<file path="flow/design.v">
module master (
	input wire clk,
	input wire rst_n,
	input wire [4:0] paddr,
	input wire [31:0] pwdata,
	input wire pwrite_in,
	input wire pready,
	output reg psel,
	output reg penable,
	output reg pwrite,
	output reg [4:0] paddr_out,
	output reg [31:0] pwdata_out
);
reg [1:0] state, next_state;
localparam IDLE = 2'b00;
localparam SETUP = 2'b01;
localparam ACCESS = 2'b10;
localparam WAIT = 2'b11;
always @(posedge clk or negedge rst_n) begin
	if(!rst_n) begin
		state <= IDLE;
	end else begin
		state <= next_state;
	end
end
always @(*) begin
	case (state)
		IDLE: begin
			next_state <=  SETUP; 
		end
		SETUP: begin
			next_state <= ACCESS;
		end
		ACCESS: begin
			next_state <= (pready) ? IDLE : WAIT;
		end
		WAIT: begin
			next_state <= (pready) ? IDLE : WAIT;
		end
	endcase
end
always @(posedge clk or negedge rst_n) begin
	if(!rst_n) begin
		psel <= 1'b0;
		penable <= 1'b0;
		pwrite <= 1'b0;
		paddr_out = 5'h00;
		pwdata_out = 32'h00000000;
	end else begin
		case (state) 
			IDLE: begin
				psel <= 1'b0;
				penable <= 1'b0;
				pwrite <= 1'b0;
			end
			SETUP: begin
				psel <= 1'b1;
				pwrite <= pwrite_in;
			end
			ACCESS: begin
				penable <= 1'b1;
				if(!pready) begin
					paddr_out <= paddr;
					pwdata_out <= pwdata;
				end 
			end
			WAIT: begin	
				if(!pready) begin
					paddr_out <= paddr;
					pwdata_out <= pwdata;
				end
			end
		endcase
	end
end	
endmodule
module slave (
	input wire clk,
	input wire rst_n,
	input wire psel,
	input wire penable,
	input wire pwrite,
	input wire [4:0] paddr,
	input wire [31:0] pwdata,
	output reg pready,
	output reg [31:0] data
);
reg [1:0] state, next_state;
reg [31:0] memory[31:0];
integer i;
reg [2:0] slave_time;
localparam IDLE = 2'b00;
localparam SETUP = 2'b01;
localparam ACCESS = 2'b10;
always @(posedge clk or negedge rst_n) begin
	if(!rst_n) begin
		state <= IDLE;
	end else begin
		state <= next_state;
	end
end
always @(*) begin
	case (state) 
		IDLE: next_state <= (psel) ? SETUP : IDLE; 
		SETUP: next_state <= (psel && penable) ? ACCESS : SETUP;
		ACCESS: next_state <= IDLE;
		default: next_state <= IDLE;
	endcase
end
always @(posedge clk or negedge rst_n) begin
	if(!rst_n) begin
		pready <= 1'b0;
		data <= 32'h00000000;
		for(i = 0; i < 32; i = i + 1) begin
			memory[i] <= 32'h00000000;
		end
		slave_time <= 3'b000;
	end else begin
		if(state == ACCESS) begin
			if(slave_time == 3'b100) begin
				if(pwrite) begin
					memory[paddr] <= pwdata;
					pready <= 1'b1;
					data <= 32'h00000000;
				end else begin
					data <= memory[paddr];
					pready <= 1'b1;
				end
				slave_time <= 3'b000;
			end else begin
				slave_time <= slave_time + 1'b1;
			end
		end else begin
			pready <= 1'b0;
		end
	end
end
endmodule
module top(
	input wire clk,
	input wire rst_n,
	input wire [4:0] paddr,
	input wire [31:0] pwdata,
	input wire pwrite_in,
	output reg [31:0] data,
	output reg pready
);
wire psel, penable, pwrite, pready_internal;
wire [4:0] paddr_internal;
wire [31:0] pwdata_internal, data_out;
master ic1 (
	.clk(clk),
	.rst_n(rst_n),
	.paddr(paddr),
	.pwdata(pwdata),
	.pwrite_in(pwrite_in),
	.pready(pready_internal),
	.psel(psel),
	.penable(penable),
	.pwrite(pwrite),
	.paddr_out(paddr_internal),
	.pwdata_out(pwdata_internal)
);
slave ic2 (
	.clk(clk),
	.rst_n(rst_n),
	.psel(psel),
	.penable(penable),
	.pwrite(pwrite),
	.paddr(paddr_internal),
	.pwdata(pwdata_internal),
	.pready(pready_internal),
	.data(data_out)
);
always @(*) begin
	pready <= pready_internal;
	data <= data_out;
end
endmodule
</file>
<file path="flow/run.sh">
#!/bin/bash
# the make line also repeats each setting of config.mk as NAME=value (left out here)
make -C /OpenROAD-flow-scripts/flow DESIGN_CONFIG=/design/flow/config.mk WORK_HOME=/design/flow/orfs CLKGATE_MAP_FILE= finish
</file>
<file path="flow/config.mk">
export PLATFORM = sky130hd
export DESIGN_NAME = top
export DESIGN_NICKNAME = top
export VERILOG_FILES = /design/flow/design.v
export SDC_FILE = /design/flow/constraint.sdc
export NUM_CORES = 4
export LEC_CHECK = 0
export CAP_MARGIN = 20
export CORE_MARGIN = 2
export CORE_UTILIZATION = 40
export PLACE_DENSITY = 0.6
export SETUP_SLACK_MARGIN = 0.3
export SLEW_MARGIN = 20
</file>
<file path="flow/constraint.sdc">
create_clock -name core_clock -period 3.91 [get_ports {clk}]
set_input_delay 0.7820 -clock core_clock [delete_from_list [all_inputs] [get_ports {clk}]]
set_output_delay 0.7820 -clock core_clock [all_outputs]
set_load 0.01 [all_outputs]
</file>
==> flow_summary.yaml, run 1 <==
# flow metrics
status:
  outcome: "complete, no violations"
critical_path:
  r2r-end: "ic2.data[16]"
  crit_fanout: 38
  cp_num_buf_inv: 2
  path_cells: "buf_4 > or3b_4 > nor2_4 > buf_4 > a22oi_1 > nand2_1 > nor4_1 > o211ai_1"
  cp.required_ps: 4530
  crit_type: "reg -> reg"
  crit_path_end: "ic2.data[16]"
  reg2reg_from: "ic1.paddr_out[2]"
  crit_path_top_delay_cell: "nor2_4"
  end_kind: "register"
  cp_num_cells: 8
  r2r_cells: 8
  crit_family: "simple AND/OR/NAND/NOR gates"
  crit_path_frequent_cell: "buf_4"
  r2r_slack_ps: 440
  start_kind: "register"
  crit_start: "ic1.paddr_out[2]"
  max_stage_delay_ps: 880
  cp.arrival_ps: 4090
synth:
  netlist_logic_family_top: "multiplexers"
  synth.most_common_cell: "dfrtp_1"
  synthTopCellsByArea: "dfrtp_1 57%, mux2_2 22%, a22oi_1 4.1%"
  mux_area_share_pct: 23.82
  syn_avg_cell_area_um2: 13.15
  syn-num-nets: 3739
  ys_chip_area_um2: 48610
  edf_count: 0
  ys_seq_share_pct: 57.00
  synth_top_flop_cell: "dfrtp_1"
  yosys.area_share.xor_xnor_pct: 0
  top_area_cell: "dfrtp_1"
  async_flop_share_pct: 100.0
  syn_area_um2: 48610
  ys_sh_simple_pct: 7.609
  top_cells_by_count: "1105 x dfrtp_1, 960 x mux2_2, 263 x a22oi_1"
  ys_cells: 3697
  synth-seq-cells: 1107
  ys_sh_aoi_pct: 8.173
  synth_warnings: 4
  yosys.area_share.adder_pct: 0.05148
  top_cell_area_share_pct: 56.89
  synthCells: 3697
  synth_cell_types: 64
finish:
  register_area_um2: 27720
  comb_area_um2: 19690
  fillers: 10780
  final_util_pct: 46.58
  syn_to_final_growth_pct: 15.26
  num-nets-final: 3780
sta:
  tightest_slew_ps: 1133
  drv_slew: 0
  fin_skew_ps: 22.86
  period_needed_ps: 3473
  fin_tns_setup_ps: 0
  slew_headroom_pct: 24.47
  fmaxAchievable_ghz: 0.2880
  setup_viol_count_final: 0
  hold_viol: 0
  rsz0062_at_grt: "false"
  min_period_over_period_pct: 88.82
placement:
  hpwlAfterDp_um: 107000
  port_buffers: 72
  place_congestion: 0.8553
clocking:
  cts_buffers: 114
  cts_sinks: 1107
  postCtsResizedCells: 0
  clkTransAtPathRegs_ps: 60
  cts_root_buf: "clkbuf_16"
  clock_path_buffers: 3
  hold_buffers: 0
  cts_setup_buffers: 0
  clkLatencyLatePin_ps: 720
  cts_max_level: 3
  tritoncts: "done"
routing:
  vias_per_cell: 6.136
  drt-total-wl_um: 174500
  wire_per_inst_um: 32.02
  firstDrtPassIters: 5
  dr_total_vias: 33440
  drc: 0
  drt_iter0_markers: 3535
  ant_nets: 0
floorplan:
  core_um2: 120300
  pin_count: 73
  die_w_um: 352.6
  chip_area_um2: 124300
  rows: 127
  fp.dieH_um: 352.6
  initCoreUtil_pct: 40.41
pwr:
  comb_power_share_pct: 1.4
  power_density_nw_per_um2: 414.9
  switching_share_pct: 21.49
  clkPwrFrac_pct: 49.3
  p_sw_mw: 4.995
  seq_power_share_pct: 49.3
  internal_power_mw: 18.25
  power.group.top: "registers"
  peakVddDrop_mv: 0.3503
  p_comb_mw: 0.323
  power.leakage_nw: 27.69
  p_clk_mw: 11.5
  p_seq_mw: 11.5
global_routing:
  antenna_found_initial: 2
  grt_max_degree: 89
  grt_pass1_vias: 33840
  grt_pass1_wl_um: 252100
  grt_overflow: 0
  grt_usage_pct: 27.86
run:
  drv_cap: 0
  warning_count: 28
min_path:
  hold_path_class: "in -> async"
-- metal layers --
layer	share of wire (%)	track usage, %	wire length, um	up-vias
li1	-	-	-	13710
met1	42	38.01	73620	17940
met2	46	43.33	79720	1416
met3	7.5	5.190	13180	376
met4	4.6	12.32	8013	0
met5	0	0	0	-
-- final cells by class --
type	instances	share of cell area (%)
inverters	12	0.08039
multi-input cells	2230	35.15
clock buffers	170	6.132
repair buffers	273	4.627
clock inverters	41	0.9067
flip-flops and latches	1107	49.48
well taps	1612	3.600
diodes	5	0.02233
-- through the flow --
step                      power, mW  hold WS [ps]  worst slack, ps  cell area [um^2]  cells
after floorplan               11.67         388.7             1741             48610   3697
after global placement        12.00         390.1            403.7             52000   5231
after detailed placement      12.00         392.2            345.7             52040   5233
after CTS                     23.38         183.2            348.9             55990   5444
after global routing          23.90         207.9            388.4             56020   5445
final                         23.25         195.3            437.3             56030   5450
==> run 2, diff against run 1 <==
Settings changed: CAP_MARGIN 20 to 5, CORE_UTILIZATION 40 to 72, PLACE_DENSITY 0.6 to unset, SETUP_SLACK_MARGIN 0.3 to unset.
Clock period 3.91 ns to 2.18 ns, I/O delays scaled along.
==> run 2 against run 1 <==
Against the previous run:
- synthesized cell count unchanged
- the run now fails in global routing
- die area decreased by 44%
- synthesized area unchanged
==> flow_summary.yaml, run 2 <==
# implementation run metrics
status:
  outcome: "did not finish"
  lastStage: "global routing"
  stop_error: "[ERROR DPL-0038] Utilization greater than 100%, impossible to legalize"
synth:
  top_area_cell: "dfrtp_1"
  synth.most_common_cell: "dfrtp_1"
  syn-num-nets: 3739
  synth-seq-cells: 1107
  top_cells_by_count: "1105 x dfrtp_1, 960 x mux2_2, 263 x a22oi_1"
  netlist_logic_family_top: "multiplexers"
  ys_sh_aoi_pct: 8.173
  synth_warnings: 4
  syn_avg_cell_area_um2: 13.15
  top_cell_area_share_pct: 56.89
  ys_cells: 3697
  yosys.area_share.xor_xnor_pct: 0
  async_flop_share_pct: 100.0
  mux_area_share_pct: 23.82
  synthCells: 3697
  ys_sh_simple_pct: 7.609
  ys_chip_area_um2: 48610
  synthTopCellsByArea: "dfrtp_1 57%, mux2_2 22%, a22oi_1 4.1%"
  ys_seq_share_pct: 57.00
  syn_area_um2: 48610
  synth_top_flop_cell: "dfrtp_1"
  synth_cell_types: 64
  edf_count: 0
  yosys.area_share.adder_pct: 0.05148
clocking:
  cts_max_level: 3
  cts_buffers: 108
  cts_root_buf: "clkbuf_16"
  clock_path_buffers: 3
  cts_sinks: 1107
floorplan:
  die_w_um: 263.8
  core_um2: 67040
  chip_area_um2: 69610
  initCoreUtil_pct: 72.51
  pin_count: 73
  fp.dieH_um: 263.8
  rows: 95
placement:
  place_area_um2: 54310
  hpwlAfterDp_um: 112100
  port_buffers: 72
  place_congestion: 0.9554
-- run 2: metrics by stage --
stage                     TNS (ps)  setup slack, ps  instances
after floorplan                  0            10.72       3697
after global placement      -65080           -612.6       4762
after detailed placement   -107830           -675.1       4762
after CTS                   -66440           -211.6       5119
-- run 2: timing repair --
item                                     CTS
endpoints found under the setup margin  1031
gates cloned                              38
hold endpoints to repair                  26
resized                                  537
pin swaps                                124
buffers inserted                         117
hold buffers                               1
==> run 3, diff against run 2 <==
Settings changed: CAP_MARGIN 5 to 20, CORE_UTILIZATION 72 to 69, PLACE_DENSITY set to 0.6, SETUP_SLACK_MARGIN set to 0.87.
Clock period 2.18 ns to 3.33 ns, I/O delays scaled along.
==> run 3 against run 2 <==
Against the previous run:
- the layout now fails its checks (negative hold slack)
- die area is 4.3% higher
- synthesized area stayed put
- synthesized cell count stayed put
==> flow_summary.yaml, run 3 <==
# flow metrics
pwr:
  power.leakage_nw: 28.91
  clkPwrFrac_pct: 48.1
  p_seq_mw: 13.4
  seq_power_share_pct: 50.5
  power_density_nw_per_um2: 458.8
  p_sw_mw: 5.678
  switching_share_pct: 21.31
  peakVddDrop_mv: 0.5467
  power.group.top: "registers"
  internal_power_mw: 20.96
  comb_power_share_pct: 1.5
  p_clk_mw: 12.8
  p_comb_mw: 0.388
synth:
  syn_avg_cell_area_um2: 13.15
  synth_cell_types: 64
  syn_area_um2: 48610
  ys_sh_simple_pct: 7.609
  netlist_logic_family_top: "multiplexers"
  synth_top_flop_cell: "dfrtp_1"
  synthCells: 3697
  ys_seq_share_pct: 57.00
  async_flop_share_pct: 100.0
  top_area_cell: "dfrtp_1"
  synthTopCellsByArea: "dfrtp_1 57%, mux2_2 22%, a22oi_1 4.1%"
  synth_warnings: 4
  synth-seq-cells: 1107
  ys_chip_area_um2: 48610
  syn-num-nets: 3739
  top_cell_area_share_pct: 56.89
  ys_sh_aoi_pct: 8.173
  ys_cells: 3697
  edf_count: 0
  yosys.area_share.xor_xnor_pct: 0
  mux_area_share_pct: 23.82
  top_cells_by_count: "1105 x dfrtp_1, 960 x mux2_2, 263 x a22oi_1"
  synth.most_common_cell: "dfrtp_1"
  yosys.area_share.adder_pct: 0.05148
critical_path:
  r2r-end: "ic2.data[5]"
  crit_path_top_delay_cell: "nor2_4"
  cp.arrival_ps: 3410
  cp_num_cells: 7
  start_kind: "register"
  path_cells: "buf_6 > nand3_2 > nor2_4 > a221oi_1 > nand4_1 > nor4_2 > o21ai_0"
  crit_type: "reg -> reg"
  crit_start: "ic1.paddr_out[2]"
  cp_num_buf_inv: 1
  cp.required_ps: 3850
  end_kind: "register"
  crit_fanout: 12
  crit_path_end: "ic2.data[5]"
  r2r_cells: 7
  r2r_slack_ps: 440
  max_stage_delay_ps: 800
  reg2reg_from: "ic1.paddr_out[2]"
  crit_family: "simple AND/OR/NAND/NOR gates"
status:
  violations: "negative hold slack"
  outcome: "complete, but fails checks"
floorplan:
  pin_count: 73
  rows: 97
  die_w_um: 269.4
  core_um2: 69910
  fp.dieH_um: 269.4
  initCoreUtil_pct: 69.53
  chip_area_um2: 72580
routing:
  drt_iter0_markers: 5310
  wire_per_inst_um: 38.22
  ant_nets: 0
  drt-total-wl_um: 188800
  drc: 0
  firstDrtPassIters: 6
  vias_per_cell: 7.582
  dr_total_vias: 37470
clocking:
  cts_buffers: 109
  cts_sinks: 1107
  clock_path_buffers: 3
  clkTransAtPathRegs_ps: 80
  hold_buffers: 0
  clkLatencyLatePin_ps: 690
  cts_max_level: 3
  tritoncts: "done"
  cts_root_buf: "clkbuf_16"
sta:
  fmaxAchievable_ghz: 0.3461
  drv_slew: 0
  min_period_over_period_pct: 86.78
  fin_skew_ps: 25.64
  setup_viol_count_final: 0
  fin_tns_setup_ps: 0
  rsz0062_at_grt: "true"
  slew_headroom_pct: 20.86
  holdWs_ps: -22.61
  period_needed_ps: 2890
  hold_viol: 10
  tightest_slew_ps: 1187
finish:
  syn_to_final_growth_pct: 19.47
  num-nets-final: 3943
  final_util_pct: 83.07
run:
  warning_count: 32
  drv_cap: 0
min_path:
  hold_path_class: "in -> async"
global_routing:
  grt_pass1_wl_um: 256900
  antenna_found_initial: 15
  grt_pass1_vias: 37420
  grt_usage_pct: 49.10
  grt_overflow: 0
  grt_max_degree: 89
placement:
  port_buffers: 72
  place_congestion: 0.9369
  hpwlAfterDp_um: 104800
run 3: timing repair:
action / 4_1_cts / 5_1_grt
gates resized: 156 / 127
hold endpoints to repair: 0 / 0
endpoints found under the setup margin: 975 / 630
setup buffers: 48 / 68
cloned: 4 / 18
pin swaps: 24 / 48
run 3: per-stage QoR:
step	power, mW	hold slack [ps]	instance area [um^2]	instances	worst slack (ps)
floorplan	13.70	370.4	48610	3697	1161
global placement	14.08	391.4	51660	4592	278.0
detailed placement	14.09	397.4	51660	4592	236.8
CTS	26.60	53.24	56530	4843	820.2
global route	27.24	22.29	58040	4930	298.2
finish	26.64	-22.61	58070	4941	440.3
run 3: layout make-up:
cell class / count / area, um^2
Clock inverter: 34 / 471.7
Fill cell: 3720 / 11840
Sequential cell: 1107 / 27730
Timing Repair Buffer: 438 / 4847
Tap cell: 940 / 1176
Antenna cell: 12 / 30.03
Clock buffer: 165 / 3248
Multi-Input combinational cell: 2233 / 20520
Inverter: 12 / 45.04
run 3: layer usage:
metal | vias up | routed length, um | global-route usage [%]
met5 | - | 355 | 0.3947
met4 | 21 | 18220 | 34.33
met3 | 1150 | 29030 | 15.58
met2 | 3200 | 77510 | 69.64
met1 | 19030 | 63740 | 64.74
li1 | 14070 | - | -
==> run 4, diff against run 3 <==
Settings changed: ABC_AREA set to 1, CAP_MARGIN 20 to 5, CORE_UTILIZATION 69 to 72, CTS_CLUSTER_DIAMETER set to 243, GPL_TIMING_DRIVEN set to 1, PLACE_DENSITY 0.6 to 0.66, SETUP_SLACK_MARGIN 0.87 to -0.2, SLEW_MARGIN 20 to 25.
Clock period 3.33 ns to 2.17 ns, I/O delays scaled along.
==> run 4 against run 3 <==
Against the previous run:
- fails the layout checks on negative setup slack
- critical path type is now reg -> out
- critical endpoint is now data[12]
- highest routed layer unchanged
- cell count increased by 41%
- combinational power rose by about 60%
- via count increased by 25%
==> flow_summary.yaml, run 4 <==
# flow metrics
routing:
  wire_per_inst_um: 25.66
  drt-total-wl_um: 178400
  drc: 0
  firstDrtPassIters: 7
  vias_per_cell: 6.745
  drt_iter0_markers: 7914
  ant_nets: 0
  dr_total_vias: 46890
finish:
  syn_to_final_growth_pct: 16.63
  fillers: 3952
  final_util_pct: 84.82
  register_area_um2: 27710
  comb_area_um2: 19030
  instances_no_fill: 6952
  final_area_um2: 56960
  num-nets-final: 6027
critical_path:
  cp.arrival_ps: 1950
  reg2reg_from: "ic1.paddr_out[4]"
  cp_num_buf_inv: 1
  r2r-end: "ic2.data[15]"
  start_kind: "register"
  crit_path_end: "data[12]"
  r2r_cells: 10
  cp_num_cells: 1
  crit_fanout: 2
  crit_family: "buffers and inverters"
  path_cells: "clkdlybuf4s50_1"
  r2r_slack_ps: -150
  crit_path_top_delay_cell: "clkdlybuf4s50_1"
  cp.required_ps: 1740
  crit_type: "reg -> out"
  crit_start: "ic2.data[12]"
  end_kind: "output pin"
  max_stage_delay_ps: 630
floorplan:
  fp.dieH_um: 264.4
  core_um2: 67160
  rows: 95
  initCoreUtil_pct: 72.72
  die_w_um: 264.4
  pin_count: 73
  chip_area_um2: 69930
synth:
  synth-seq-cells: 1107
  synth_warnings: 4
  syn_area_um2: 48840
  synthTopCellsByArea: "dfrtp_1 57%, nand2_1 14%, nand3_1 7.4%"
  syn_avg_cell_area_um2: 8.199
  async_flop_share_pct: 100.0
  mux_area_share_pct: 0
  yosys.area_share.adder_pct: 0.05124
  synth_top_flop_cell: "dfrtp_1"
  ys_seq_share_pct: 56.72
  top_area_cell: "dfrtp_1"
  netlist_logic_family_top: "simple AND/OR/NAND/NOR gates"
  ys_chip_area_um2: 48840
  ys_sh_simple_pct: 27.21
  synthCells: 5957
  synth_cell_types: 28
  synth.most_common_cell: "nand2_1"
  top_cells_by_count: "1863 x nand2_1, 1105 x dfrtp_1, 719 x nand3_1"
  top_cell_area_share_pct: 56.62
  yosys.area_share.xor_xnor_pct: 0
  edf_count: 0
  syn-num-nets: 5999
  ys_sh_aoi_pct: 11.25
  ys_cells: 5957
clocking:
  clock_path_buffers: 3
  clkTransAtPathRegs_ps: 60
  clkLatencyLatePin_ps: 710
  cts_buffers: 108
  tritoncts: "done"
  cts_sinks: 1107
  cts_max_level: 3
  cts_root_buf: "clkbuf_16"
sta:
  tightest_slew_ps: 849.7
  period_needed_ps: 2379
  hold_viol: 0
  fmaxAchievable_ghz: 0.4203
  fin_skew_ps: 22.76
  min_period_over_period_pct: 109.6
  fin_ws_ps: -209.3
  setup_viol_count_final: 120
  drv_slew: 0
  slew_headroom_pct: 43.36
placement:
  post-place-ws_ps: -231.8
  port_buffers: 72
  place_congestion: 0.9558
  dp_cells: 6740
  hpwlAfterDp_um: 106700
  place_area_um2: 53150
pwr:
  p_sw_mw: 8.709
  comb_power_share_pct: 1.5
  power.group.top: "registers"
  p_comb_mw: 0.622
  power.leakage_nw: 28.73
  p_clk_mw: 19.6
  peakVddDrop_mv: 0.8513
  finalPower_mw: 40.81
  seq_power_share_pct: 50.6
  p_seq_mw: 20.6
  switching_share_pct: 21.34
  power_density_nw_per_um2: 716.5
  clkPwrFrac_pct: 47.9
  internal_power_mw: 32.10
global_routing:
  grt_usage_pct: 51.74
  grt_max_degree: 87
  grt_pass1_wl_um: 271400
  grt_pass1_vias: 45750
  grt_overflow: 0
  antenna_found_initial: 8
run:
  warning_count: 30
  drv_cap: 0
status:
  outcome: "complete, but fails checks"
  violations: "negative setup slack"
min_path:
  hold_path_class: "in -> async"
run 4: final cells by class:
class,count,share of cell area [%]
sequential,1107,48.65
inverter,78,0.5272
clock inverter,34,0.7973
multi-input combinational,4278,33.41
clock buffer,165,5.720
antenna,5,0.02196
timing repair buffer,412,8.953
tap,873,1.918
run 4: routing by layer:
metal	vias up	track usage (%)	routed length (um)
li1	19690	-	-
met1	21920	67.78	60430
met2	4190	73.08	73970
met3	1088	18.37	29070
met4	6	34.86	14860
met5	-	0	41
run 4: through the flow:
| stage | hold slack (ps) | TNS, ps |
|---|---|---|
| floorplan | 138.4 | 0 |
| global placement | 393.5 | -1075 |
| detailed placement | 397.1 | -1783 |
| CTS | 280.5 | -1957 |
| global route | 291.4 | -30400 |
| finish | 263.8 | -6529 |
run 4: timing repair:
item                                    4_1_cts  5_1_grt
cloned                                        0        1
gates resized                                 1        6
endpoints found under the setup margin        1        6
hold buffers                                  1        0
buffers inserted                              0        6
pin swaps                                     0        1
endpoints found under the hold margin        20        0
==> run 5, diff against run 4 <==
Settings changed: CAP_MARGIN 5 to 20, CORE_UTILIZATION 72 to 70, CTS_CLUSTER_DIAMETER 243 to unset, GPL_TIMING_DRIVEN 1 to unset, PLACE_DENSITY 0.66 to 0.6, SETUP_SLACK_MARGIN -0.2 to unset, SLEW_MARGIN 25 to 20.
Clock period 2.17 ns to 3.51 ns, I/O delays scaled along.
==> run 5 against run 4 <==
Against the previous run:
- now clean on timing, DRC and antenna
- first-iteration DRC count shrank 17%
- register-to-register slack gained 540 ps
- non-clock buffer count shrank 181
- critical path type is now reg -> reg
- largest power group unchanged
==> flow_summary.yaml, run 5 <==
# flow metrics
status:
  outcome: "complete, no violations"
clocking:
  cts_max_level: 3
  cts_sinks: 1107
  clkTransAtPathRegs_ps: 60
  clkLatencyLatePin_ps: 690
  tritoncts: "done"
  clock_path_buffers: 3
  cts_root_buf: "clkbuf_16"
  cts_buffers: 110
  cts_setup_buffers: 0
synth:
  synthTopCellsByArea: "dfrtp_1 57%, nand2_1 14%, nand3_1 7.4%"
  ys_seq_share_pct: 56.72
  netlist_logic_family_top: "simple AND/OR/NAND/NOR gates"
  ys_cells: 5957
  mux_area_share_pct: 0
  syn_area_um2: 48840
  yosys.area_share.adder_pct: 0.05124
  edf_count: 0
  ys_sh_simple_pct: 27.21
  ys_sh_aoi_pct: 11.25
  ys_chip_area_um2: 48840
  synth_warnings: 4
  top_cells_by_count: "1863 x nand2_1, 1105 x dfrtp_1, 719 x nand3_1"
  syn_avg_cell_area_um2: 8.199
  synth.most_common_cell: "nand2_1"
  synth_cell_types: 28
  top_area_cell: "dfrtp_1"
  synth-seq-cells: 1107
  syn-num-nets: 5999
  synthCells: 5957
  async_flop_share_pct: 100.0
  synth_top_flop_cell: "dfrtp_1"
  yosys.area_share.xor_xnor_pct: 0
  top_cell_area_share_pct: 56.62
critical_path:
  cp_num_buf_inv: 4
  end_kind: "register"
  cp.required_ps: 4040
  cp.arrival_ps: 3640
  crit_path_top_delay_cell: "nand2_4"
  crit_fanout: 64
  cp_num_cells: 12
  r2r_slack_ps: 390
  path_cells: "inv_1 > ha_1 > nand2_1 > nor2_1 > inv_2 > nor2_4 > inv_2 > nor2_4 > buf_4 > nand2_4 > nand2_1 > o21ai_1"
  crit_start: "ic2.slave_time[0]"
  reg2reg_from: "ic2.slave_time[0]"
  crit_type: "reg -> reg"
  crit_family: "simple AND/OR/NAND/NOR gates"
  max_stage_delay_ps: 530
  r2r-end: "ic2.memory[8][8]"
  crit_path_end: "ic2.memory[8][8]"
  start_kind: "register"
  r2r_cells: 12
floorplan:
  initCoreUtil_pct: 70.96
  rows: 96
  fp.dieH_um: 268.1
  die_w_um: 268.1
  core_um2: 68830
  chip_area_um2: 71900
  pin_count: 73
placement:
  hpwlAfterDp_um: 96670
  place_area_um2: 50570
  place_congestion: 0.9364
  dp_cells: 6623
  port_buffers: 72
min_path:
  holdPathEnd: "ic1.state[2]"
  whs_path_depth: 0
  hold_path_class: "reg -> reg"
  hp-start: "ic1.state[0]"
routing:
  drt-total-wl_um: 169700
  drt_iter0_markers: 6531
  firstDrtPassIters: 7
  dr_total_vias: 44850
  drc: 0
  wire_per_inst_um: 24.85
  ant_nets: 0
  vias_per_cell: 6.567
pwr:
  comb_power_share_pct: 1.4
  power.leakage_nw: 27.33
  seq_power_share_pct: 50.1
  p_seq_mw: 12.8
  p_comb_mw: 0.345
  internal_power_mw: 20.08
  peakVddDrop_mv: 0.5694
  switching_share_pct: 21.19
  power_density_nw_per_um2: 468.5
  power.group.top: "registers"
  p_sw_mw: 5.398
  clkPwrFrac_pct: 48.6
  p_clk_mw: 12.4
finish:
  fillers: 4781
  final_area_um2: 54390
  syn_to_final_growth_pct: 11.36
  num-nets-final: 5848
  register_area_um2: 27710
  comb_area_um2: 19020
  instances_no_fill: 6829
  final_util_pct: 79.02
sta:
  fmaxAchievable_ghz: 0.3208
  holdWs_ps: 426.3
  setup_viol_count_final: 0
  period_needed_ps: 3117
  fin_skew_ps: 21.14
  hold_viol: 0
  fin_tns_setup_ps: 0
  tightest_slew_ps: 1269
  slew_headroom_pct: 14.76
  min_period_over_period_pct: 88.81
  drv_slew: 0
  rsz0062_at_grt: "false"
global_routing:
  grt_pass1_wl_um: 255500
  grt_overflow: 0
  antenna_found_initial: 6
  grt_max_degree: 126
  grt_usage_pct: 47.91
  grt_pass1_vias: 42230
run:
  drv_cap: 0
  warning_count: 45
## run 5: metal layers
metal / part of all wire [%] / up-vias / track usage, %
li1: - / 19320 / -
met1: 36 / 21440 / 63.63
met2: 42 / 3289 / 69.02
met5: 0.027 / - / 0
met3: 15 / 787 / 16.40
met4: 6.8 / 6 / 27.89
## run 5: cell type report
cell class	instances	share of cell area (%)
inverter	78	0.5521
timing repair buffer	231	4.435
antenna	3	0.01380
clock inverter	36	0.8995
multi-input combinational	4278	34.98
tap	931	2.142
clock buffer	165	6.036
sequential	1107	50.94
## run 5: what timing repair did
item,CTS,global route
hold buffers,1,0
endpoints found under the hold margin,10,0
setup endpoints to repair,0,0
gates resized,0,0
## run 5: per-stage QoR
stage	worst slack (ps)	power (mW)
after floorplan	1542	13.00
final	392.7	25.48
after global routing	235.9	25.97
after global placement	577.6	13.35
after detailed placement	467.3	13.35
after CTS	426.2	25.45
==> run 6, diff against run 5 <==
Settings changed: CORE_UTILIZATION 70 to 72, CTS_CLUSTER_DIAMETER set to 367, CTS_CLUSTER_SIZE set to 14, GPL_TIMING_DRIVEN set to 1, PLACE_DENSITY 0.6 to unset, PLACE_DENSITY_LB_ADDON set to 0.24, SETUP_SLACK_MARGIN set to 0.75, SLEW_MARGIN 20 to 25.
Clock period 3.51 ns to 2.56 ns, I/O delays scaled along.
==> run 6 against run 5 <==
Against the previous run:
- the run now fails in global routing
- die area shrank 2.7%
- synthesized cell count is the same
- synthesized area is the same
==> flow_summary.yaml, run 6 <==
# implementation run metrics
floorplan:
  pin_count: 73
  initCoreUtil_pct: 72.72
  rows: 95
  core_um2: 67160
  fp.dieH_um: 264.4
  die_w_um: 264.4
  chip_area_um2: 69930
status:
  lastStage: "global routing"
  outcome: "did not finish"
  stop_error: "[ERROR GRT-0116] Global routing finished with congestion. Check the congestion regions in the DRC Viewer."
synth:
  ys_seq_share_pct: 56.72
  synthCells: 5957
  synth-seq-cells: 1107
  mux_area_share_pct: 0
  yosys.area_share.adder_pct: 0.05124
  synth.most_common_cell: "nand2_1"
  synth_top_flop_cell: "dfrtp_1"
  edf_count: 0
  netlist_logic_family_top: "simple AND/OR/NAND/NOR gates"
  ys_sh_aoi_pct: 11.25
  ys_chip_area_um2: 48840
  synth_warnings: 4
  synth_cell_types: 28
  async_flop_share_pct: 100.0
  syn-num-nets: 5999
  top_area_cell: "dfrtp_1"
  syn_avg_cell_area_um2: 8.199
  synthTopCellsByArea: "dfrtp_1 57%, nand2_1 14%, nand3_1 7.4%"
  top_cells_by_count: "1863 x nand2_1, 1105 x dfrtp_1, 719 x nand3_1"
  ys_cells: 5957
  syn_area_um2: 48840
  ys_sh_simple_pct: 27.21
  yosys.area_share.xor_xnor_pct: 0
  top_cell_area_share_pct: 56.62
clocking:
  cts_buffers: 89
  cts_sinks: 1107
  cts_max_level: 3
  clock_path_buffers: 3
  cts_root_buf: "clkbuf_16"
global_routing:
  grt_overflow: 3000
  grt_usage_pct: 99.86
placement:
  place_congestion: 0.9325
  hpwlAfterDp_um: 101800
  port_buffers: 72
==> run 6: through the flow <==
step	instances	hold WS, ps	setup slack (ps)	instance area, um^2	power [mW]
after floorplan	5957	216.4	711.0	48990	17.82
after global placement	6648	402.7	146.7	51530	18.33
after detailed placement	6648	404.9	144.6	51530	18.34
after CTS	7128	384.9	342.9	62960	30.55
==> run 6: routing by layer <==
layer | GRT usage [%] | overflow
met5 | 89.33 | 67
met2 | 107.2 | 1384
met3 | 94.82 | 412
met4 | 101.7 | 730
met1 | 96.87 | 407
==> run 6: what timing repair did <==
item                                     CTS
endpoints found under the setup margin  1089
cloned                                   161
setup buffers                            213
pin swaps                                210
resized                                  993
hold endpoints to repair                  31
hold buffers                               1
==> run 7, diff against run 6 <==
Settings changed: ABC_AREA 1 to unset, CAP_MARGIN 20 to 35, CELL_PAD_IN_SITES_DETAIL_PLACEMENT set to 1, CORE_ASPECT_RATIO set to 1.03, CORE_MARGIN 2 to 7, CORE_UTILIZATION 72 to 40, CTS_CLUSTER_DIAMETER 367 to 257, CTS_CLUSTER_SIZE 14 to unset, GPL_ROUTABILITY_DRIVEN set to 0, GPL_TIMING_DRIVEN 1 to 0, HOLD_SLACK_MARGIN set to 0.27, PLACE_DENSITY_LB_ADDON 0.24 to 0.22, SETUP_SLACK_MARGIN 0.75 to unset, SLEW_MARGIN 25 to 35, TNS_END_PERCENT set to 75.
Clock period 2.56 ns to 3.15 ns, I/O delays scaled along.
==> run 7 against run 6 <==
Against the previous run:
- the layout now fails its checks (negative setup slack)
- synthesized cell count down 38%
- synthesized area down 0.47%
- die area up 88%
==> flow_summary.yaml, run 7 <==
# flow metrics
min_path:
  hold_path_class: "reg -> reg"
  holdPathEnd: "ic1.state[2]"
  hp-start: "ic1.state[0]"
  whs_path_depth: 0
routing:
  dr_total_vias: 37810
  ant_nets: 0
  firstDrtPassIters: 6
  wire_per_inst_um: 41.23
  vias_per_cell: 6.709
  met1Wirelength_um: 88450
  route.met3.wl_um: 27310
  topRoutingLayerUsed: "met5"
  drt_iter0_markers: 5205
  wl_met2_um: 97460
  drc: 0
  drt-total-wl_um: 232400
synth:
  synth_warnings: 4
  ys_seq_share_pct: 57.00
  syn_avg_cell_area_um2: 13.15
  syn-num-nets: 3739
  ys_sh_simple_pct: 7.609
  netlist_logic_family_top: "multiplexers"
  top_cells_by_count: "1105 x dfrtp_1, 960 x mux2_2, 263 x a22oi_1"
  synth.most_common_cell: "dfrtp_1"
  synth_cell_types: 64
  edf_count: 0
  syn_area_um2: 48610
  ys_chip_area_um2: 48610
  synth-seq-cells: 1107
  async_flop_share_pct: 100.0
  synthCells: 3697
  yosys.area_share.xor_xnor_pct: 0
  synthTopCellsByArea: "dfrtp_1 57%, mux2_2 22%, a22oi_1 4.1%"
  top_cell_area_share_pct: 56.89
  mux_area_share_pct: 23.82
  ys_sh_aoi_pct: 8.173
  synth_top_flop_cell: "dfrtp_1"
  yosys.area_share.adder_pct: 0.05148
  top_area_cell: "dfrtp_1"
  ys_cells: 3697
floorplan:
  fp.dieH_um: 367.8
  die_w_um: 357.5
  rows: 129
  core_um2: 120200
  chip_area_um2: 131500
  pin_count: 73
  initCoreUtil_pct: 40.42
finish:
  instances_no_fill: 5636
  final_util_pct: 47.55
  syn_to_final_growth_pct: 17.64
  final_area_um2: 57180
  fillers: 11960
  num-nets-final: 4000
sta:
  min_period_over_period_pct: 107.0
  hold_viol: 0
  rsz0062_at_grt: "true"
  fin_ws_ps: -221.7
  fmaxAchievable_ghz: 0.2966
  period_needed_ps: 3372
  fin_skew_ps: 21.65
  slew_headroom_pct: 28.99
  setup_viol_count_final: 68
  tightest_slew_ps: 1064
  drv_slew: 0
clocking:
  cts_sinks: 1107
  clkTransAtPathRegs_ps: 60
  tritoncts: "done"
  cts_max_level: 3
  cts_buffers: 116
  cts_root_buf: "clkbuf_16"
  clkLatencyLatePin_ps: 720
  clock_path_buffers: 3
status:
  outcome: "complete, but fails checks"
  violations: "negative setup slack"
run:
  drv_cap: 0
  warning_count: 58
pwr:
  switching_share_pct: 21.75
  p_clk_mw: 14.7
  comb_power_share_pct: 1.3
  p_sw_mw: 6.381
  peakVddDrop_mv: 0.4708
  power.group.top: "the clock network"
  power.leakage_nw: 28.29
  seq_power_share_pct: 48.5
  p_seq_mw: 14.2
  p_comb_mw: 0.388
  clkPwrFrac_pct: 50.2
  power_density_nw_per_um2: 513.0
  finalPower_mw: 29.33
  internal_power_mw: 22.95
critical_path:
  cp.required_ps: 3790
  cp_num_cells: 8
  crit_type: "reg -> reg"
  r2r_slack_ps: -220
  reg2reg_from: "ic1.paddr_out[1]"
  cp.arrival_ps: 4010
  crit_fanout: 10
  max_stage_delay_ps: 580
  start_kind: "register"
  crit_start: "ic1.paddr_out[1]"
  crit_path_top_delay_cell: "buf_2"
  r2r_cells: 8
  path_cells: "and2_1 > clkbuf_1 > buf_2 > nand2_1 > nor3_1 > a211o_1 > nor4_4 > o21ai_1"
  crit_family: "simple AND/OR/NAND/NOR gates"
  r2r-end: "ic2.data[7]"
  end_kind: "register"
  cp_num_buf_inv: 2
  crit_path_end: "ic2.data[7]"
placement:
  hpwlAfterDp_um: 152000
  dp_cells: 5390
  place_area_um2: 52690
  port_buffers: 72
global_routing:
  grt_usage_pct: 34.53
  grt_max_degree: 117
  grt_pass1_wl_um: 317100
  grt_overflow: 0
  antenna_found_initial: 36
  grt_pass1_vias: 38350
[run 7: routing by layer]
metal | up-vias | GRT usage, %
li1 | 14180 | -
met2 | 2737 | 48.89
met4 | 10 | 24.38
met1 | 20060 | 44.57
met5 | - | 0
met3 | 819 | 10.99
[run 7: layout make-up]
type                       instances  area, um^2  area share, %
sequential                      1107       27700          48.45
multi-input combinational       2230       19550          34.18
clock buffer                     165        3431          6.000
timing repair buffer             143        2082          3.641
tap                             1572        1967          3.440
buffer                           348        1792          3.133
clock inverter                    39       565.5         0.9890
antenna                           20       50.05        0.08753
inverter                          12       45.04        0.07877
[run 7: per-stage QoR]
step                setup WS, ps  hold slack [ps]  setup TNS [ps]
floorplan                  980.7            334.4               0
global placement          -50370            390.8               -
detailed placement        -659.3            395.4         -184600
CTS                        8.037            404.6               0
global route              -14.30            415.1          -58.58
finish                    -221.7            402.2           -2796
[run 7: repair_timing]
item / CTS / global route
hold buffers: 1 / 0
pin swaps: 5 / 6
endpoints found under the hold margin: 271 / 0
buffers inserted: 10 / 11
gates resized: 53 / 29
endpoints found under the setup margin: 921 / 85
==> run 8, diff against run 7 <==
Settings changed: CELL_PAD_IN_SITES_GLOBAL_PLACEMENT set to 3, MAX_ROUTING_LAYER set to met5, TNS_END_PERCENT 75 to 80.
==> run 8 against run 7 <==
Against the previous run:
- the layout still fails its checks (negative setup slack)
- synthesized cell count unchanged
- core utilization up 0.50 points
- synthesized area unchanged
- total power up 1.6%
- critical endpoint is now ic2.memory[0][21]
- routed wire length up 5.3%
- critical path type unchanged
- highest routed layer unchanged
- setup slack better by 100 ps
- clock skew up 13 ps
- largest cell class unchanged
- die area unchanged
- maximum frequency up 3.1%
- combinational power about the same
==> flow_summary.yaml, run 8 <==
# flow metrics
finish:
  num-nets-final: 4015
  fillers: 11970
  instances_no_fill: 5657
  syn_to_final_growth_pct: 18.88
  final_area_um2: 57790
global_routing:
  grt_overflow: 0
  grt_pass1_wl_um: 328400
  grt_max_degree: 117
  grt_pass1_vias: 37160
  grt_usage_pct: 36.64
  antenna_found_initial: 32
synth:
  syn-num-nets: 3739
  ys_chip_area_um2: 48610
  synth_top_flop_cell: "dfrtp_1"
  syn_area_um2: 48610
  top_area_cell: "dfrtp_1"
  ys_seq_share_pct: 57.00
  top_cell_area_share_pct: 56.89
  yosys.area_share.adder_pct: 0.05148
  ys_cells: 3697
  ys_sh_aoi_pct: 8.173
  ys_sh_simple_pct: 7.609
  synth_cell_types: 64
  synthTopCellsByArea: "dfrtp_1 57%, mux2_2 22%, a22oi_1 4.1%"
  edf_count: 0
  synth_warnings: 4
  synth-seq-cells: 1107
  synth.most_common_cell: "dfrtp_1"
  top_cells_by_count: "1105 x dfrtp_1, 960 x mux2_2, 263 x a22oi_1"
  netlist_logic_family_top: "multiplexers"
  mux_area_share_pct: 23.82
  syn_avg_cell_area_um2: 13.15
  async_flop_share_pct: 100.0
  synthCells: 3697
  yosys.area_share.xor_xnor_pct: 0
critical_path:
  crit_fanout: 10
  end_kind: "register"
  start_kind: "register"
  crit_path_top_delay_cell: "buf_2"
  path_cells: "clkbuf_4 > nor2_1 > buf_2 > nand2_4 > nor2_4 > buf_4 > mux2_2"
  r2r_cells: 7
  r2r_slack_ps: -120
  cp_num_buf_inv: 3
  crit_type: "reg -> reg"
  crit_path_end: "ic2.memory[0][21]"
  cp_num_cells: 7
  reg2reg_from: "ic1.paddr_out[4]"
  cp.required_ps: 3780
  crit_family: "buffers and inverters"
  cp.arrival_ps: 3900
  max_stage_delay_ps: 580
  r2r-end: "ic2.memory[0][21]"
  crit_start: "ic1.paddr_out[4]"
pwr:
  power_density_nw_per_um2: 515.5
  p_seq_mw: 14.2
  p_comb_mw: 0.385
  switching_share_pct: 22.36
  seq_power_share_pct: 47.7
  power.group.top: "the clock network"
  peakVddDrop_mv: 0.5186
  internal_power_mw: 23.13
  p_clk_mw: 15.2
  p_sw_mw: 6.661
  power.leakage_nw: 28.55
  clkPwrFrac_pct: 51.0
  comb_power_share_pct: 1.3
clocking:
  cts_max_level: 4
  cts_sinks: 1107
  tritoncts: "done"
  clock_path_buffers: 3
  cts_buffers: 130
  clkTransAtPathRegs_ps: 60
  cts_root_buf: "clkbuf_16"
  clkLatencyLatePin_ps: 770
floorplan:
  initCoreUtil_pct: 40.42
  core_um2: 120200
  fp.dieH_um: 367.8
  chip_area_um2: 131500
  rows: 129
  pin_count: 73
  die_w_um: 357.5
sta:
  fin_skew_ps: 35.15
  min_period_over_period_pct: 103.8
  drv_slew: 0
  period_needed_ps: 3269
  hold_viol: 0
  rsz0062_at_grt: "false"
  fin_tns_setup_ps: -3057
  fin_ws_ps: -119.2
  setup_viol_count_final: 40
  fmaxAchievable_ghz: 0.3059
  slew_headroom_pct: 27.72
  tightest_slew_ps: 1082
routing:
  drt-total-wl_um: 244600
  drt_iter0_markers: 4792
  wire_per_inst_um: 43.24
  ant_nets: 0
  firstDrtPassIters: 5
  wl_met2_um: 106100
  drc: 0
  route.met3.wl_um: 23630
  vias_per_cell: 6.575
  dr_total_vias: 37200
  topRoutingLayerUsed: "met5"
  met1Wirelength_um: 97140
placement:
  hpwlAfterDp_um: 159900
  port_buffers: 72
  place_area_um2: 53030
  dp_cells: 5402
status:
  outcome: "complete, but fails checks"
  violations: "negative setup slack"
run:
  warning_count: 57
  drv_cap: 0
min_path:
  hold_path_class: "in -> async"
## run 8: cell type report
cell class / count / area [um^2] / area share [%]
Sequential cell: 1107 / 27710 / 47.95
Multi-Input combinational cell: 2230 / 19640 / 33.99
Clock buffer: 198 / 3884 / 6.721
Timing Repair Buffer: 147 / 2349 / 4.064
Tap cell: 1572 / 1967 / 3.404
Buffer: 345 / 1833 / 3.172
Clock inverter: 25 / 306.5 / 0.5305
Antenna cell: 21 / 52.55 / 0.09094
Inverter: 12 / 45.04 / 0.07795
## run 8: stage by stage
step           setup slack [ps]  hold slack, ps  utilization, %  power [mW]
2_1_floorplan             980.7           334.4               -       14.48
3_3_place_gp             -51430           391.1           42.66       14.78
3_5_place_dp             -695.4           394.0           44.10       14.88
4_1_cts                   2.970           300.6           47.88       29.89
5_1_grt                  0.9757           324.8           48.01       30.42
6_report                 -119.2           335.1           48.06       29.79
## run 8: layer usage
layer	track usage [%]	vias to the layer above
met2	54.21	2179
li1	-	14230
met5	0	-
met4	21.96	18
met1	48.82	20060
met3	8.728	701
## run 8: repair_timing
| item | CTS | global route |
|---|---|---|
| setup buffers | 11 | 2 |
| hold endpoints to repair | 319 | 0 |
| gates resized | 75 | 48 |
| hold buffers | 1 | 0 |
| pin swaps | 5 | 3 |
| endpoints found under the setup margin | 989 | 169 |
==> run 9, diff against run 8 <==
Settings changed: ABC_AREA set to 1, CAP_MARGIN 35 to 20, CELL_PAD_IN_SITES_DETAIL_PLACEMENT 1 to unset, CELL_PAD_IN_SITES_GLOBAL_PLACEMENT 3 to unset, CORE_ASPECT_RATIO 1.03 to unset, CORE_MARGIN 7 to 2, CORE_UTILIZATION 40 to 72, CTS_CLUSTER_DIAMETER 257 to 346, CTS_CLUSTER_SIZE set to 14, GPL_ROUTABILITY_DRIVEN 0 to unset, GPL_TIMING_DRIVEN 0 to 1, HOLD_SLACK_MARGIN 0.27 to unset, MAX_ROUTING_LAYER met5 to unset, PLACE_DENSITY set to 0.65, PLACE_DENSITY_LB_ADDON 0.22 to unset, SETUP_SLACK_MARGIN set to 0.54, SLEW_MARGIN 35 to 25, TNS_END_PERCENT 80 to unset.
Clock period 3.15 ns to 2.19 ns, I/O delays scaled along.
==> run 9 against run 8 <==
Against the previous run:
- the flow now stops in global routing
- die area decreased by 47%
- synthesized cell count increased by 61%
- synthesized area increased by 0.48%
==> flow_summary.yaml, run 9 <==
# implementation run metrics
status:
  outcome: "did not finish"
  lastStage: "global routing"
  stop_error: "[ERROR DRT-9419] Inst _5292_ not found in insts_set_"
clocking:
  cts_sinks: 1107
  clock_path_buffers: 3
  cts_max_level: 3
  cts_buffers: 89
  cts_root_buf: "clkbuf_16"
synth:
  synth.most_common_cell: "nand2_1"
  synth_cell_types: 28
  ys_cells: 5957
  synth-seq-cells: 1107
  yosys.area_share.xor_xnor_pct: 0
  top_cells_by_count: "1863 x nand2_1, 1105 x dfrtp_1, 719 x nand3_1"
  ys_chip_area_um2: 48840
  async_flop_share_pct: 100.0
  netlist_logic_family_top: "simple AND/OR/NAND/NOR gates"
  synth_warnings: 4
  ys_sh_aoi_pct: 11.25
  synthCells: 5957
  syn_avg_cell_area_um2: 8.199
  edf_count: 0
  top_area_cell: "dfrtp_1"
  ys_seq_share_pct: 56.72
  yosys.area_share.adder_pct: 0.05124
  top_cell_area_share_pct: 56.62
  syn_area_um2: 48840
  synth_top_flop_cell: "dfrtp_1"
  ys_sh_simple_pct: 27.21
  syn-num-nets: 5999
  mux_area_share_pct: 0
  synthTopCellsByArea: "dfrtp_1 57%, nand2_1 14%, nand3_1 7.4%"
floorplan:
  die_w_um: 264.4
  chip_area_um2: 69930
  core_um2: 67160
  pin_count: 73
  initCoreUtil_pct: 72.72
  fp.dieH_um: 264.4
  rows: 95
placement:
  hpwlAfterDp_um: 105000
  place_congestion: 0.9485
  port_buffers: 72
run 9: what timing repair did:
action                                  in CTS
gates resized                              477
endpoints found under the hold margin       26
pin swaps                                  112
endpoints found under the setup margin    1090
buffers inserted                           122
cloned                                      56
hold buffers                                 1
run 9: through the flow:
stage | setup slack [ps] | power (mW) | hold slack (ps) | cell area, um^2 | std cells
floorplan | 366.4 | 20.83 | 142.4 | 49270 | 5957
global placement | -91.66 | 21.47 | 360.9 | 52860 | 6710
CTS | 95.38 | 35.71 | 275.4 | 59270 | 6997
detailed placement | -126.7 | 21.48 | 359.4 | 52860 | 6710
==> run 10, diff against run 9 <==
Settings changed: ABC_AREA 1 to unset, CTS_CLUSTER_DIAMETER 346 to 366, CTS_CLUSTER_SIZE 14 to 22, HOLD_SLACK_MARGIN set to 0.29, PLACE_DENSITY 0.65 to unset, PLACE_DENSITY_LB_ADDON set to 0.01, SETUP_SLACK_MARGIN 0.54 to 0.49.
Clock period 2.19 ns to 3.91 ns, I/O delays scaled along.
==> run 10 against run 9 <==
Against the previous run:
- now clean on timing, DRC and antenna
- synthesized cell count decreased by 38%
- die area fell by 0.46%
- synthesized area shrank 0.47%
==> flow_summary.yaml, run 10 <==
# flow metrics
min_path:
  whs_path_depth: 0
  holdPathEnd: "ic1.state[2]"
  hold_path_class: "reg -> reg"
  hp-start: "ic1.state[0]"
clocking:
  tritoncts: "done"
  cts_max_level: 2
  cts_setup_buffers: 0
  clkTransAtPathRegs_ps: 100
  clock_path_buffers: 3
  clkLatencyLatePin_ps: 670
  cts_buffers: 56
  cts_root_buf: "clkbuf_16"
  cts_sinks: 1107
finish:
  num-nets-final: 3714
  final_util_pct: 78.31
  syn_to_final_growth_pct: 8.008
floorplan:
  die_w_um: 263.8
  pin_count: 73
  core_um2: 67040
  chip_area_um2: 69610
  rows: 95
  initCoreUtil_pct: 72.51
  fp.dieH_um: 263.8
synth:
  syn_area_um2: 48610
  ys_cells: 3697
  synth_cell_types: 64
  synth.most_common_cell: "dfrtp_1"
  edf_count: 0
  syn-num-nets: 3739
  ys_chip_area_um2: 48610
  ys_sh_simple_pct: 7.609
  synth_top_flop_cell: "dfrtp_1"
  ys_sh_aoi_pct: 8.173
  mux_area_share_pct: 23.82
  yosys.area_share.xor_xnor_pct: 0
  synth-seq-cells: 1107
  top_cell_area_share_pct: 56.89
  synthCells: 3697
  ys_seq_share_pct: 57.00
  top_cells_by_count: "1105 x dfrtp_1, 960 x mux2_2, 263 x a22oi_1"
  syn_avg_cell_area_um2: 13.15
  yosys.area_share.adder_pct: 0.05148
  async_flop_share_pct: 100.0
  synth_warnings: 4
  netlist_logic_family_top: "multiplexers"
  synthTopCellsByArea: "dfrtp_1 57%, mux2_2 22%, a22oi_1 4.1%"
  top_area_cell: "dfrtp_1"
sta:
  tightest_slew_ps: 1183
  setup_viol_count_final: 0
  hold_viol: 0
  drv_slew: 0
  period_needed_ps: 3350
  rsz0062_at_grt: "false"
  fmaxAchievable_ghz: 0.2985
  fin_skew_ps: 36.42
  slew_headroom_pct: 20.97
  fin_tns_setup_ps: 0
  min_period_over_period_pct: 85.68
routing:
  drt_iter0_markers: 4415
  drt-total-wl_um: 164500
  wire_per_inst_um: 36.09
  ant_nets: 0
  drc: 0
  dr_total_vias: 34790
  firstDrtPassIters: 6
  vias_per_cell: 7.634
pwr:
  p_seq_mw: 11.4
  clkPwrFrac_pct: 34.8
  switching_share_pct: 21.49
  power.leakage_nw: 26.43
  power_density_nw_per_um2: 343.4
  p_sw_mw: 3.873
  comb_power_share_pct: 1.7
  seq_power_share_pct: 63.4
  p_comb_mw: 0.311
  internal_power_mw: 14.15
  power.group.top: "registers"
  peakVddDrop_mv: 0.4086
  p_clk_mw: 6.28
global_routing:
  grt_pass1_wl_um: 241000
  grt_usage_pct: 47.92
  grt_pass1_vias: 35720
  grt_overflow: 0
  antenna_found_initial: 4
  grt_max_degree: 115
placement:
  hpwlAfterDp_um: 102400
  place_congestion: 0.9361
  port_buffers: 72
critical_path:
  cp.arrival_ps: 3930
  crit_type: "reg -> reg"
  reg2reg_from: "ic1.paddr_out[2]"
  start_kind: "register"
  crit_fanout: 30
  max_stage_delay_ps: 930
  cp_num_cells: 7
  crit_path_end: "ic2.data[17]"
  r2r_cells: 7
  crit_path_top_delay_cell: "nor2_4"
  end_kind: "register"
  r2r-end: "ic2.data[17]"
  cp.required_ps: 4490
  path_cells: "or3b_1 > nor2_4 > buf_4 > a22oi_1 > nand3_1 > nor4_1 > o21ai_1"
  cp_num_buf_inv: 1
  crit_family: "simple AND/OR/NAND/NOR gates"
  r2r_slack_ps: 560
  crit_start: "ic1.paddr_out[2]"
run:
  warning_count: 31
  drv_cap: 0
status:
  outcome: "complete, no violations"
## run 10: final cells by class
type	instances	area (um^2)
Antenna cell	1	2.502
Clock buffer	69	1471
Clock inverter	1	16.27
Fill cell	4099	14540
Inverter	12	45.04
Multi-Input combinational cell	2230	19670
Sequential cell	1107	27730
Tap cell	873	1092
Timing Repair Buffer	265	2477
## run 10: per-layer routing
| metal | global-route usage (%) | share of wire, % | up-vias |
|---|---|---|---|
| met5 | 0 | 0.0055 | - |
| met4 | 30.02 | 8.0 | 2 |
| met3 | 15.85 | 14 | 784 |
| met2 | 69.54 | 43 | 2616 |
| met1 | 62.93 | 35 | 17910 |
| li1 | - | - | 13480 |
## run 10: repair_timing
item                                    4_1_cts  5_1_grt
endpoints found under the setup margin        0        5
gates resized                                 0        2
hold buffers                                  1        0
hold endpoints to repair                     58        0
## run 10: metrics by stage
step | worst slack (ps) | hold slack [ps] | cells | instance area [um^2] | power, mW
2_1_floorplan | 1741 | 388.7 | 3697 | 48610 | 11.67
3_3_place_gp | 709.0 | 390.3 | 4481 | 50830 | 11.97
3_5_place_dp | 669.1 | 394.4 | 4486 | 50970 | 11.98
4_1_cts | 632.0 | 406.5 | 4557 | 52470 | 18.02
5_1_grt | 502.7 | 414.4 | 4557 | 52500 | 18.46
6_report | 560.1 | 405.4 | 4558 | 52500 | 18.03
==> run 11, diff against run 10 <==
Settings changed: CAP_MARGIN 20 to 5, CTS_CLUSTER_DIAMETER 366 to 359, CTS_CLUSTER_SIZE 22 to unset, HOLD_SLACK_MARGIN 0.29 to unset, PLACE_DENSITY set to 0.66, PLACE_DENSITY_LB_ADDON 0.01 to unset, SETUP_SLACK_MARGIN 0.49 to 0.46.
Clock period 3.91 ns to 2.72 ns, I/O delays scaled along.
==> run 11 against run 10 <==
Against the previous run:
- the flow now stops in global routing
- die area unchanged
- synthesized area did not move
- synthesized cell count did not move
==> flow_summary.yaml, run 11 <==
# implementation run metrics
placement:
  place_congestion: 0.9391
  dp_cells: 4571
  place_area_um2: 52420
  hpwlAfterDp_um: 105500
  post-place-ws_ps: -65.30
  port_buffers: 72
clocking:
  clock_path_buffers: 3
  cts_max_level: 3
  cts_root_buf: "clkbuf_16"
  cts_sinks: 1107
  cts_buffers: 110
synth:
  synth.most_common_cell: "dfrtp_1"
  mux_area_share_pct: 23.82
  async_flop_share_pct: 100.0
  syn_avg_cell_area_um2: 13.15
  ys_seq_share_pct: 57.00
  ys_sh_aoi_pct: 8.173
  syn-num-nets: 3739
  ys_chip_area_um2: 48610
  synth-seq-cells: 1107
  synthCells: 3697
  synth_warnings: 4
  yosys.area_share.xor_xnor_pct: 0
  top_area_cell: "dfrtp_1"
  top_cells_by_count: "1105 x dfrtp_1, 960 x mux2_2, 263 x a22oi_1"
  edf_count: 0
  synth_cell_types: 64
  synthTopCellsByArea: "dfrtp_1 57%, mux2_2 22%, a22oi_1 4.1%"
  syn_area_um2: 48610
  yosys.area_share.adder_pct: 0.05148
  netlist_logic_family_top: "multiplexers"
  ys_cells: 3697
  ys_sh_simple_pct: 7.609
  synth_top_flop_cell: "dfrtp_1"
  top_cell_area_share_pct: 56.89
status:
  outcome: "did not finish"
  lastStage: "global routing"
floorplan:
  die_w_um: 263.8
  initCoreUtil_pct: 72.51
  core_um2: 67040
  rows: 95
  chip_area_um2: 69610
  pin_count: 73
  fp.dieH_um: 263.8
## run 11: timing repair
| item | 4_1_cts |
|---|---|
| hold buffers | 1 |
| gates cloned | 28 |
| buffers inserted | 144 |
| setup endpoints to repair | 1053 |
| resized | 383 |
| pin swaps | 86 |
| endpoints found under the hold margin | 44 |
## run 11: through the flow
stage | hold slack, ps | total power, mW
after floorplan | 248.4 | 16.77
after global placement | 392.0 | 17.25
after detailed placement | 401.4 | 17.27
after CTS | 365.8 | 32.50
==> run 12, diff against run 11 <==
Settings changed: CAP_MARGIN 5 to 35, CELL_PAD_IN_SITES_DETAIL_PLACEMENT set to 1, CORE_UTILIZATION 72 to 40, CTS_CLUSTER_DIAMETER 359 to unset, GPL_TIMING_DRIVEN 1 to unset, HOLD_SLACK_MARGIN set to 0.27, PLACE_DENSITY 0.66 to unset, SETUP_SLACK_MARGIN 0.46 to unset, SLEW_MARGIN 25 to 10.
Clock period 2.72 ns to 3.15 ns, I/O delays scaled along.
==> run 12 against run 11 <==
Against the previous run:
- now clean on timing, DRC and antenna
- synthesized cell count stayed put
- die area increased by 79%
- synthesized area is the same
==> flow_summary.yaml, run 12 <==
# flow metrics
critical_path:
  r2r_cells: 11
  crit_start: "ic1.paddr_out[3]"
  cp_num_buf_inv: 5
  reg2reg_from: "ic1.paddr_out[3]"
  crit_path_frequent_cell: "buf_4"
  cp.required_ps: 3730
  crit_path_top_delay_cell: "dfrtp_2"
  crit_type: "reg -> reg"
  end_kind: "register"
  r2r_slack_ps: 80
  cp_num_cells: 11
  r2r-end: "ic2.data[19]"
  crit_fanout: 17
  crit_family: "buffers and inverters"
  cp.arrival_ps: 3650
  crit_path_end: "ic2.data[19]"
  max_stage_delay_ps: 560
  start_kind: "register"
  path_cells: "buf_4 > nor3b_2 > buf_4 > and3_1 > a2111oi_1 > buf_1 > buf_4 > nand3_1 > nor4_1 > buf_4 > o21ai_1"
synth:
  ys_sh_simple_pct: 7.609
  ys_seq_share_pct: 57.00
  async_flop_share_pct: 100.0
  synth-seq-cells: 1107
  syn_avg_cell_area_um2: 13.15
  yosys.area_share.adder_pct: 0.05148
  syn-num-nets: 3739
  synthCells: 3697
  synth_warnings: 4
  edf_count: 0
  top_cells_by_count: "1105 x dfrtp_1, 960 x mux2_2, 263 x a22oi_1"
  netlist_logic_family_top: "multiplexers"
  top_cell_area_share_pct: 56.89
  ys_chip_area_um2: 48610
  ys_cells: 3697
  syn_area_um2: 48610
  synth.most_common_cell: "dfrtp_1"
  synthTopCellsByArea: "dfrtp_1 57%, mux2_2 22%, a22oi_1 4.1%"
  yosys.area_share.xor_xnor_pct: 0
  synth_top_flop_cell: "dfrtp_1"
  synth_cell_types: 64
  ys_sh_aoi_pct: 8.173
  mux_area_share_pct: 23.82
  top_area_cell: "dfrtp_1"
pwr:
  power_density_nw_per_um2: 501.7
  p_comb_mw: 0.385
  p_sw_mw: 6.273
  p_clk_mw: 14.2
  p_seq_mw: 14.2
  peakVddDrop_mv: 0.4239
  internal_power_mw: 22.55
  power.group.top: "registers"
  clkPwrFrac_pct: 49.3
  power.leakage_nw: 28.38
  switching_share_pct: 21.77
  comb_power_share_pct: 1.3
  seq_power_share_pct: 49.3
  finalPower_mw: 28.82
routing:
  drt-total-wl_um: 183800
  ant_nets: 0
  dr_total_vias: 34660
  drt_iter0_markers: 3413
  wire_per_inst_um: 33.25
  firstDrtPassIters: 5
  vias_per_cell: 6.270
  drc: 0
sta:
  fin_tns_setup_ps: 0
  min_period_over_period_pct: 97.44
  setup_viol_count_final: 0
  drv_slew: 0
  holdWs_ps: 399.9
  fmaxAchievable_ghz: 0.3258
  rsz0062_at_grt: "false"
  hold_viol: 0
  slew_headroom_pct: 35.07
  period_needed_ps: 3069
  tightest_slew_ps: 971.6
  fin_skew_ps: 28.54
min_path:
  hp-start: "ic1.state[0]"
  hold_path_class: "reg -> reg"
  whs_path_depth: 0
  holdPathEnd: "ic1.state[2]"
finish:
  register_area_um2: 27710
  final_area_um2: 57450
  num-nets-final: 3858
  final_util_pct: 47.76
  fillers: 11950
  comb_area_um2: 19690
  syn_to_final_growth_pct: 18.19
clocking:
  cts_max_level: 3
  cts_sinks: 1107
  clock_path_buffers: 3
  cts_root_buf: "clkbuf_16"
  cts_buffers: 116
  tritoncts: "done"
  cts_setup_buffers: 0
  clkTransAtPathRegs_ps: 60
  clkLatencyLatePin_ps: 720
global_routing:
  grt_max_degree: 114
  grt_pass1_wl_um: 268300
  grt_pass1_vias: 36540
  grt_overflow: 0
  antenna_found_initial: 10
  grt_usage_pct: 29.41
floorplan:
  core_um2: 120300
  chip_area_um2: 124300
  initCoreUtil_pct: 40.41
  die_w_um: 352.6
  rows: 127
  pin_count: 73
  fp.dieH_um: 352.6
run:
  drv_cap: 0
  warning_count: 37
status:
  outcome: "complete, no violations"
placement:
  place_congestion: 0.8595
  port_buffers: 72
  place_area_um2: 53490
  hpwlAfterDp_um: 116500
## run 12: timing repair
item | CTS | global route
endpoints found under the setup margin | 1 | 4
hold endpoints to repair | 22 | 0
resized | 1 | 4
hold buffers | 1 | 0
## run 12: metal layers
metal	global-route usage, %	wire [um]	up-vias
li1	-	-	13880
met1	38.59	74240	18700
met2	45.99	84290	1572
met3	6.743	15260	494
met4	14.23	9974	8
met5	0	49	-
## run 12: area by class of cell
type,instances,area share [%]
clock inverters,41,0.7231
inverters,12,0.07841
multi-input cells,2230,34.28
well taps,1612,3.511
flip-flops and latches,1107,48.23
repair buffers,349,7.041
clock buffers,176,6.129
diodes,1,0.004356
## run 12: through the flow
stage                     setup WS, ps  instances
after CTS                        100.4       5527
after detailed placement        -8.160       5309
after floorplan                  980.7       3697
after global routing             30.86       5527
final                            80.76       5528
after global placement          -176.1       5273
==> run 13, diff against run 12 <==
Settings changed: CAP_MARGIN 35 to 20, CELL_PAD_IN_SITES_DETAIL_PLACEMENT 1 to unset, CORE_UTILIZATION 40 to 69, CTS_CLUSTER_DIAMETER set to 89, HOLD_SLACK_MARGIN 0.27 to unset, PLACE_DENSITY set to 0.6, SETUP_SLACK_MARGIN set to -0.18, SLEW_MARGIN 10 to 20.
Clock period 3.15 ns to 2.43 ns, I/O delays scaled along.
==> run 13 against run 12 <==
Against the previous run:
- setup slack got worse by 290 ps
- die area decreased by 42%
- the layout now fails its checks (negative setup slack)
- sequential power rose by about 30%
- non-clock buffer count is 150 higher
- clock skew decreased by 8.7 ps
- clock power is 25% higher
- synthesized area is the same
- total power rose by 28%
- largest cell class unchanged
- synthesized cell count stayed put
- critical path type unchanged
- cell count decreased by 9.8%
==> flow_summary.yaml, run 13 <==
# flow metrics
pwr:
  clkPwrFrac_pct: 48.4
  p_seq_mw: 18.4
  p_sw_mw: 7.802
  p_comb_mw: 0.539
  power_density_nw_per_um2: 631.4
  switching_share_pct: 21.21
  power.leakage_nw: 29.12
  peakVddDrop_mv: 0.6937
  power.group.top: "registers"
  comb_power_share_pct: 1.5
  p_clk_mw: 17.8
  seq_power_share_pct: 50.1
  internal_power_mw: 28.99
critical_path:
  crit_type: "reg -> reg"
  reg2reg_from: "ic1.paddr_out[0]"
  crit_path_top_delay_cell: "dfrtp_2"
  cp.arrival_ps: 3260
  cp_num_cells: 9
  r2r_cells: 9
  cp_num_buf_inv: 3
  crit_path_end: "ic2.data[27]"
  crit_path_frequent_cell: "buf_4"
  end_kind: "register"
  path_cells: "buf_4 > or3b_1 > nor2_4 > buf_4 > a22oi_1 > nand4_1 > nor3_2 > buf_4 > o21ai_1"
  crit_family: "simple AND/OR/NAND/NOR gates"
  crit_fanout: 16
  max_stage_delay_ps: 550
  crit_start: "ic1.paddr_out[0]"
  r2r-end: "ic2.data[27]"
  cp.required_ps: 3050
  start_kind: "register"
  r2r_slack_ps: -200
sta:
  tightest_slew_ps: 1196
  holdWs_ps: 305.1
  setup_viol_count_final: 335
  fin_ws_ps: -204.8
  min_period_over_period_pct: 108.4
  fmaxAchievable_ghz: 0.3795
  hold_viol: 0
  drv_slew: 0
  fin_skew_ps: 19.82
  fin_tns_setup_ps: -22350
  period_needed_ps: 2635
  slew_headroom_pct: 20.29
status:
  outcome: "complete, but fails checks"
  violations: "negative setup slack"
synth:
  ys_cells: 3697
  netlist_logic_family_top: "multiplexers"
  top_cells_by_count: "1105 x dfrtp_1, 960 x mux2_2, 263 x a22oi_1"
  syn-num-nets: 3739
  top_cell_area_share_pct: 56.89
  mux_area_share_pct: 23.82
  synth-seq-cells: 1107
  synthTopCellsByArea: "dfrtp_1 57%, mux2_2 22%, a22oi_1 4.1%"
  ys_chip_area_um2: 48610
  top_area_cell: "dfrtp_1"
  synth_warnings: 4
  synthCells: 3697
  syn_avg_cell_area_um2: 13.15
  syn_area_um2: 48610
  synth_top_flop_cell: "dfrtp_1"
  async_flop_share_pct: 100.0
  yosys.area_share.adder_pct: 0.05148
  synth_cell_types: 64
  synth.most_common_cell: "dfrtp_1"
  ys_seq_share_pct: 57.00
  yosys.area_share.xor_xnor_pct: 0
  ys_sh_aoi_pct: 8.173
  edf_count: 0
  ys_sh_simple_pct: 7.609
clocking:
  clkLatencyLatePin_ps: 710
  clkTransAtPathRegs_ps: 60
  cts_root_buf: "clkbuf_16"
  clock_path_buffers: 3
  cts_sinks: 1107
  cts_max_level: 3
  cts_buffers: 110
  tritoncts: "done"
finish:
  num-nets-final: 4002
  syn_to_final_growth_pct: 19.87
  final_area_um2: 58270
  fillers: 3663
global_routing:
  antenna_found_initial: 1
  grt_pass1_vias: 37930
  grt_usage_pct: 47.88
  grt_pass1_wl_um: 253100
  grt_max_degree: 98
  grt_overflow: 0
min_path:
  whs_path_depth: 3
  holdPathEnd: "ic1.pwdata_out[7]"
  hold_path_class: "in -> reg"
  hp-start: "pwdata[7]"
routing:
  dr_total_vias: 36360
  drc: 0
  wire_per_inst_um: 34.75
  drt_iter0_markers: 4752
  drt-total-wl_um: 173400
  vias_per_cell: 7.289
  ant_nets: 0
  firstDrtPassIters: 8
run:
  warning_count: 30
  drv_cap: 0
placement:
  hpwlAfterDp_um: 109900
  place_area_um2: 53840
  place_congestion: 0.9537
  port_buffers: 72
floorplan:
  die_w_um: 269.4
  core_um2: 69910
  rows: 97
  fp.dieH_um: 269.4
  pin_count: 73
  initCoreUtil_pct: 69.53
  chip_area_um2: 72580
[run 13: metal layers]
layer | vias to the layer above | part of all wire, % | track usage, % | wire length (um)
li1 | 14130 | - | - | -
met1 | 18620 | 35 | 62.88 | 61260
met2 | 2728 | 44 | 69.75 | 75600
met3 | 879 | 12 | 12.84 | 21590
met4 | 0 | 8.6 | 33.92 | 14910
met5 | - | 0 | 0 | 0
[run 13: area by class of cell]
type | count | area (um^2) | area share (%)
inverters | 12 | 45.04 | 0.07731
flip-flops and latches | 1107 | 27720 | 47.58
well taps | 940 | 1176 | 2.019
diodes | 2 | 5.005 | 0.008590
multi-input cells | 2230 | 20000 | 34.32
clock buffers | 161 | 3274 | 5.620
clock inverters | 37 | 551.8 | 0.9470
repair buffers | 499 | 5495 | 9.431
[run 13: through the flow]
stage               cells  power (mW)  setup slack, ps  util, %
detailed placement   4766       19.32           -628.1    77.02
finish               4988       36.79           -204.8    83.35
CTS                  4970       36.78           -179.6    82.68
floorplan            3697       18.78            260.7        -
global route         4986       37.66           -260.6    83.34
global placement     4765       19.30           -631.7    76.98
[run 13: timing repair]
action,in CTS,in global routing
setup endpoints to repair,67,82
hold buffers,1,0
hold endpoints to repair,21,0
pin swaps,1,10
gates resized,24,65
buffers inserted,5,16
Power and IR drop assume default switching activity.
